## job 101
==> flow/design.v (excerpt) <==
module top(input clk, rst, ball_speed, serve_type, angle, bat_size, restart, start, en_color, auto, hard_mode, input[3:0] mode, max_score, input[8:0] adc, output sel, size, output sound, output [9:0] RED, GRN, BLU, output HSYNC, VSYNC, px_clk, blank);
    wire [9:0] x, y, p1_y, p2_y, bx, by;
    reg [9:0] p2_y_ff;
    wire px_data_out;
    wire [29:0] px_data_in;
    wire [4:0] score1, score2;
    wire p1_win, p2_win, turn, start_state, hit, wall, goal;
    wire p2p, p2m, xh, yh;
    wire [1:0] game_mode;
    reg[1:0] mode_in, score_in;
    wire [9:0] ap2_y, pp2_y;
    assign blank = 1'b1;
    assign size = bat_size;
    assign p2_y = p2_y_ff;
    always @(posedge clk) begin
        if(auto) p2_y_ff <= ap2_y;
        else p2_y_ff <= pp2_y;
    end
    always @(posedge clk or posedge rst) begin
        if(rst) begin
            mode_in <= 2'b00;
            score_in <= 2'b00;
        end else begin
        if(mode[0]) mode_in <= 2'b00;
        if(mode[1]) mode_in <= 2'b01;
        if(mode[2]) mode_in <= 2'b10;
        if(mode[3]) mode_in <= 2'b11;
        if(max_score[0]) score_in <= 2'b00;
        if(max_score[1]) score_in <= 2'b01;
        if(max_score[2]) score_in <= 2'b10;
        if(max_score[3]) score_in <= 2'b11;
        end
    end
    paddle_controller pctrl(clk, rst, p2p, p2m, bat_size, ap2_y);
    heading_detect heading_detect(clk, rst, bx, by, xh, yh);
    auto_player auto_player(clk, rst, auto, turn, hit, wall, start_state, hard_mode, xh, yh, game_mode, bx, by, ap2_y, p2p, p2m);
  ...
Size in the first run: ~7,400 cells after synthesis, ~210 flip-flops, about 0.047 sq mm of cells after synthesis.
clock: 7.07 ns
lec_check: 0
abc_area: 1
cap_margin: 20
core_aspect_ratio: 0.9
core_margin: 2
core_utilization: 56
cts_cluster_size: 98
gpl_timing_driven: 0
hold_slack_margin: -0.01
max_routing_layer: met4
place_density: 0.6
slew_margin: 35
tns_end_percent: 25
run.sh (not shown) runs the stock make flow with config.mk's settings and CLKGATE_MAP_FILE=.
Complete run, failing final checks: job 101, reason negative setup slack.
### job 101 -> job 102
Settings: SLEW_MARGIN now 5, was 35; MAX_ROUTING_LAYER no longer set, was met4; HOLD_SLACK_MARGIN now 0.16, was -0.01; CORE_ASPECT_RATIO now 0.56, was 0.9; CTS_CLUSTER_SIZE no longer set, was 98; GPL_TIMING_DRIVEN no longer set, was 0.
==> comparison <==
Per the final summary, job 102 finished and its layout is clean on timing, DRC and antenna.
Count of clock buffers in the final design: job 102 < job 101
Delta (job 102 minus job 101): cell area moved down, clock buffer and inverter area fraction after layout shrank by 0.24 points, share of the core filled with cells in the final layout went up by 0.23 points, final cell count shows an increase of 66.
> inputs changed (job 102 -> job 103)
Settings: changing CORE_ASPECT_RATIO from 0.56 to 0.9; removing PLACE_DENSITY (formerly 0.6); changing TNS_END_PERCENT from 25 to 50; setting MAX_ROUTING_LAYER to met5 for the first time; setting CTS_CLUSTER_SIZE to 27 for the first time; changing ABC_AREA from 1 to 0; setting SETUP_SLACK_MARGIN to 2.0 for the first time; setting PLACE_DENSITY_LB_ADDON to 0.02 for the first time; changing SLEW_MARGIN from 5 to 35; setting CELL_PAD_IN_SITES_GLOBAL_PLACEMENT to 2 for the first time; setting MIN_ROUTING_LAYER to met2 for the first time; changing HOLD_SLACK_MARGIN from 0.16 to -0.01; setting GPL_TIMING_DRIVEN to 1 for the first time.
Findings:
The biggest combinational cell group after synthesis comes out simple AND/OR/NAND/NOR gates in one run and AND-OR/OR-AND gates in the other, namely in job 102 and job 103 respectively. In the summary table, job 103 is marked failed, with error FLW-0024 raised in global placement without I/O. Taking job 103 as 1.0, job 102 lands at 1.08 on cell total in the yosys stat output. Per the comparison of job 103 with job 102, mean post-synth cell area rose by about 17%; count of different cell masters after synthesis rose by 36. Job 103: synthesis area per yosys about 9% above job 102.
Setup changes, job 103 to job 104
Settings: MIN_ROUTING_LAYER removed (was met2); PLACE_DENSITY_LB_ADDON removed (was 0.02); TNS_END_PERCENT removed (was 50); HOLD_SLACK_MARGIN removed (was -0.01); ABC_AREA removed (was 0); CORE_UTILIZATION changed from 56 to 64; SETUP_SLACK_MARGIN changed from 2.0 to 2.07; CELL_PAD_IN_SITES_GLOBAL_PLACEMENT removed (was 2); MAX_ROUTING_LAYER removed (was met5); CTS_CLUSTER_SIZE removed (was 27); GPL_TIMING_DRIVEN removed (was 1); CORE_ASPECT_RATIO removed (was 0.9); SLEW_MARGIN changed from 35 to 20; the clock period (ns, I/O delays scaled along) changed from 7.07 to 7.5.
==> results <==
Among job 103 and job 104, the run that stopped before the end is job 103, and it is the only one.
Job 103 | ERROR | global placement without I/O
Comparing job 104 against job 103, there is no change at all in adder-cell share of the synthesized area.
Diff job 103 -> job 104: total cell area reported by yosys after synthesis neither gained nor lost much, die height lost about 1.4%.
Taking job 103 as the reference, in job 104 number of cell rows lower, die size lower, number of distinct library cells after synthesis roughly the same, share of synthesized area occupied by flip-flops and latches roughly the same, core outline area lower.
Input-level comparison between job 105 and job 104:
Settings: putting CTS_CLUSTER_SIZE at 82 where nothing was set; swapping 2.07 for 1.3 in SETUP_SLACK_MARGIN; swapping 64 for 66 in CORE_UTILIZATION; swapping 7.5 for 4.78 in the clock period (ns, I/O delays scaled along).
--- outcome ---
Status: job 105 FAILED at global routing (tool error). Against job 104, job 105 comes in about 3% lower on chip area. Standard cell area after detailed placement: higher on job 105. Delta (job 105 minus job 104): number of CTS-inserted buffers fell by about 4%, netlist area before placement now sits at about the same level. Changes observed in job 105 relative to job 104: post-CTS setup buffer count now larger. Status: post-synthesis cell type count parity (job 104, job 105). Job 105 vs. job 104: post-CTS resize count now larger; height of the die -1.5%; count of placed standard cells including taps grew by 17%; half-perimeter wire length after placement rose about 12%.

* * *

Starting RTL as in the previous note.
## top
module top(input clk, rst, ball_speed, serve_type, angle, bat_size, restart, start, en_color, auto, hard_mode, input[3:0] mode, max_score, input[8:0] adc, output sel, size, output sound, output [9:0] RED, GRN, BLU, output HSYNC, VSYNC, px_clk, blank);
Settings: LEC_CHECK=0, ABC_AREA=0, CAP_MARGIN=25, CORE_MARGIN=2, CORE_UTILIZATION=61, SETUP_SLACK_MARGIN=-0.34, SLEW_MARGIN=20, TNS_END_PERCENT=35; clock period 5.56 ns.
The baseline completed and failed the layout checks on negative setup slack.
Next try:
ABC_AREA = 1   (was 0)
CAP_MARGIN = 35   (was 25)
CELL_PAD_IN_SITES_DETAIL_PLACEMENT = 1   (was unset)
CELL_PAD_IN_SITES_GLOBAL_PLACEMENT = 1   (was unset)
CORE_UTILIZATION = 37   (was 61)
GPL_TIMING_DRIVEN = 0   (was unset)
PLACE_DENSITY_LB_ADDON = 0.02   (was unset)
SETUP_SLACK_MARGIN = 1.06   (was -0.34)
SLEW_MARGIN = 40   (was 20)
TNS_END_PERCENT = 15   (was 35)
The new run reached the layout checks and failed them: negative setup slack.
Via count falls by 9.2%.
Worst setup slack got worse by 1.2 ns.
Maximum frequency came out lower by 17%.
Non-clock buffer count drops by 390.
Design area goes down by 6.2%.
Core utilization decreases by 27 points.
Die size is higher by 51%.
Critical path depth grows by 21.
Final cell count rises by 11%.

* * *

## try-garnet
top again, from the RTL that the note above started with.
==> flow/config.mk <==
export PLATFORM = sky130hd
export DESIGN_NAME = top
export DESIGN_NICKNAME = top
export VERILOG_FILES = /design/flow/design.v
export SDC_FILE = /design/flow/constraint.sdc
export NUM_CORES = 4
export LEC_CHECK = 0
export ABC_AREA = 1
export CAP_MARGIN = 25
export CORE_MARGIN = 10
export CORE_UTILIZATION = 37
export CTS_CLUSTER_DIAMETER = 211
export CTS_CLUSTER_SIZE = 71
export PLACE_DENSITY = 0.95
export SETUP_SLACK_MARGIN = -0.2
export SLEW_MARGIN = 0
export TNS_END_PERCENT = 35
==> flow/constraint.sdc <==
create_clock -name core_clock -period 5.56 [get_ports {clk}]
set_input_delay 1.1120 -clock core_clock [delete_from_list [all_inputs] [get_ports {clk}]]
set_output_delay 1.1120 -clock core_clock [all_outputs]
set_load 0.01 [all_outputs]
Status: try-garnet FAILED at global routing (5_1_grt) (tool error)
### try-garnet -> try-umber
# try-garnet
export LEC_CHECK = 0
export ABC_AREA = 1
export CAP_MARGIN = 25
export CORE_MARGIN = 10
export CORE_UTILIZATION = 37
export CTS_CLUSTER_DIAMETER = 211
export CTS_CLUSTER_SIZE = 71
export PLACE_DENSITY = 0.95
export SETUP_SLACK_MARGIN = -0.2
export SLEW_MARGIN = 0
export TNS_END_PERCENT = 35
create_clock -name core_clock -period 5.56 [get_ports {clk}]
# try-umber
export LEC_CHECK = 0
export ABC_AREA = 1
export CAP_MARGIN = 35
export CELL_PAD_IN_SITES_DETAIL_PLACEMENT = 0
export CELL_PAD_IN_SITES_GLOBAL_PLACEMENT = 2
export CORE_ASPECT_RATIO = 1.39
export CORE_MARGIN = 2
export CORE_UTILIZATION = 37
export GPL_ROUTABILITY_DRIVEN = 0
export GPL_TIMING_DRIVEN = 0
export PLACE_DENSITY_LB_ADDON = 0.02
export SLEW_MARGIN = 20
export TNS_END_PERCENT = 50
create_clock -name core_clock -period 5.56 [get_ports {clk}]
--- outcome ---
To summarise try-umber: no stage aborted, but the layout did not pass its checks, failing on negative setup slack.
try-umber vs try-garnet: die outline width down by more than 10%
Changes observed in try-umber relative to try-garnet: y dimension of the die climbed 48 um, total die size dropped 8.3%, I/O pin total barely changed, synthesized cell count barely changed.
[try-umber] HPWL after detailed placement rose 16% relative to try-garnet
Compared with try-garnet, in try-umber clock buffer count from CTS saw an increase, Yosys chip area held.
Changes in try-tundra relative to try-umber:
# try-umber
export LEC_CHECK = 0
export ABC_AREA = 1
export CAP_MARGIN = 35
export CELL_PAD_IN_SITES_DETAIL_PLACEMENT = 0
export CELL_PAD_IN_SITES_GLOBAL_PLACEMENT = 2
export CORE_ASPECT_RATIO = 1.39
export CORE_MARGIN = 2
export CORE_UTILIZATION = 37
export GPL_ROUTABILITY_DRIVEN = 0
export GPL_TIMING_DRIVEN = 0
export PLACE_DENSITY_LB_ADDON = 0.02
export SLEW_MARGIN = 20
export TNS_END_PERCENT = 50
create_clock -name core_clock -period 5.56 [get_ports {clk}]
# try-tundra
export LEC_CHECK = 0
export ABC_AREA = 1
export CAP_MARGIN = 35
export CELL_PAD_IN_SITES_DETAIL_PLACEMENT = 0
export CELL_PAD_IN_SITES_GLOBAL_PLACEMENT = 2
export CORE_ASPECT_RATIO = 0.65
export CORE_MARGIN = 7
export CORE_UTILIZATION = 37
export GPL_ROUTABILITY_DRIVEN = 1
export GPL_TIMING_DRIVEN = 0
export PLACE_DENSITY = 0.77
export SETUP_SLACK_MARGIN = 1.15
export SLEW_MARGIN = 20
export TNS_END_PERCENT = 35
create_clock -name core_clock -period 5.56 [get_ports {clk}]
Notes after the runs:
From the logs: try-tundra reached the end of the flow and failed the layout checks with negative setup slack.
Data-path buffer share of cell area in the final layout (higher): try-tundra
Changes observed in try-tundra relative to try-umber: hold slack decreased 0.030 ns, met2 track utilization from global routing decreased 18 points, final worst-path setup slack increased 0.34 ns, power increased 0.00023 W, combinational cell fraction of total power increased 1.4 points.
Most heavily used metal layer in global routing = met2: try-umber; most heavily used metal layer in global routing = met1: try-tundra
Modified inputs, try-delta compared to try-tundra
# try-tundra
export LEC_CHECK = 0
export ABC_AREA = 1
export CAP_MARGIN = 35
export CELL_PAD_IN_SITES_DETAIL_PLACEMENT = 0
export CELL_PAD_IN_SITES_GLOBAL_PLACEMENT = 2
export CORE_ASPECT_RATIO = 0.65
export CORE_MARGIN = 7
export CORE_UTILIZATION = 37
export GPL_ROUTABILITY_DRIVEN = 1
export GPL_TIMING_DRIVEN = 0
export PLACE_DENSITY = 0.77
export SETUP_SLACK_MARGIN = 1.15
export SLEW_MARGIN = 20
export TNS_END_PERCENT = 35
create_clock -name core_clock -period 5.56 [get_ports {clk}]
# try-delta
export LEC_CHECK = 0
export ABC_AREA = 1
export CAP_MARGIN = 20
export CORE_MARGIN = 2
export CORE_UTILIZATION = 13
export PLACE_DENSITY = 0.6
export SLEW_MARGIN = 20
create_clock -name core_clock -period 14.0 [get_ports {clk}]
--- outcome ---
Across try-tundra and try-delta, a clean result was obtained everywhere but in try-tundra.
When try-delta is measured against try-tundra, its final design area excluding fillers turns out about 2% lower.
Max capacitance violation total: try-delta vs try-tundra identical
Looking only at relative contribution of sequential cells to total power, and setting everything else aside, the lower value of try-delta and try-tundra goes to try-tundra.
try-delta gives less net switching component of the power than try-tundra did.
In try-delta the setup slack turned out 7.03 ns higher than in try-tundra.
Row count (higher): try-delta
The beginning of the critical path comes out vga_controller.vcount_ff[9] in one run and vga_controller.hcount_ff[7] in the other, namely in try-tundra and try-delta respectively.
Sort try-delta and try-tundra by signed area change from the synthesized netlist to the final layout asc -> top: try-delta
No activity file was given, so power comes from the tool's default toggle rates.
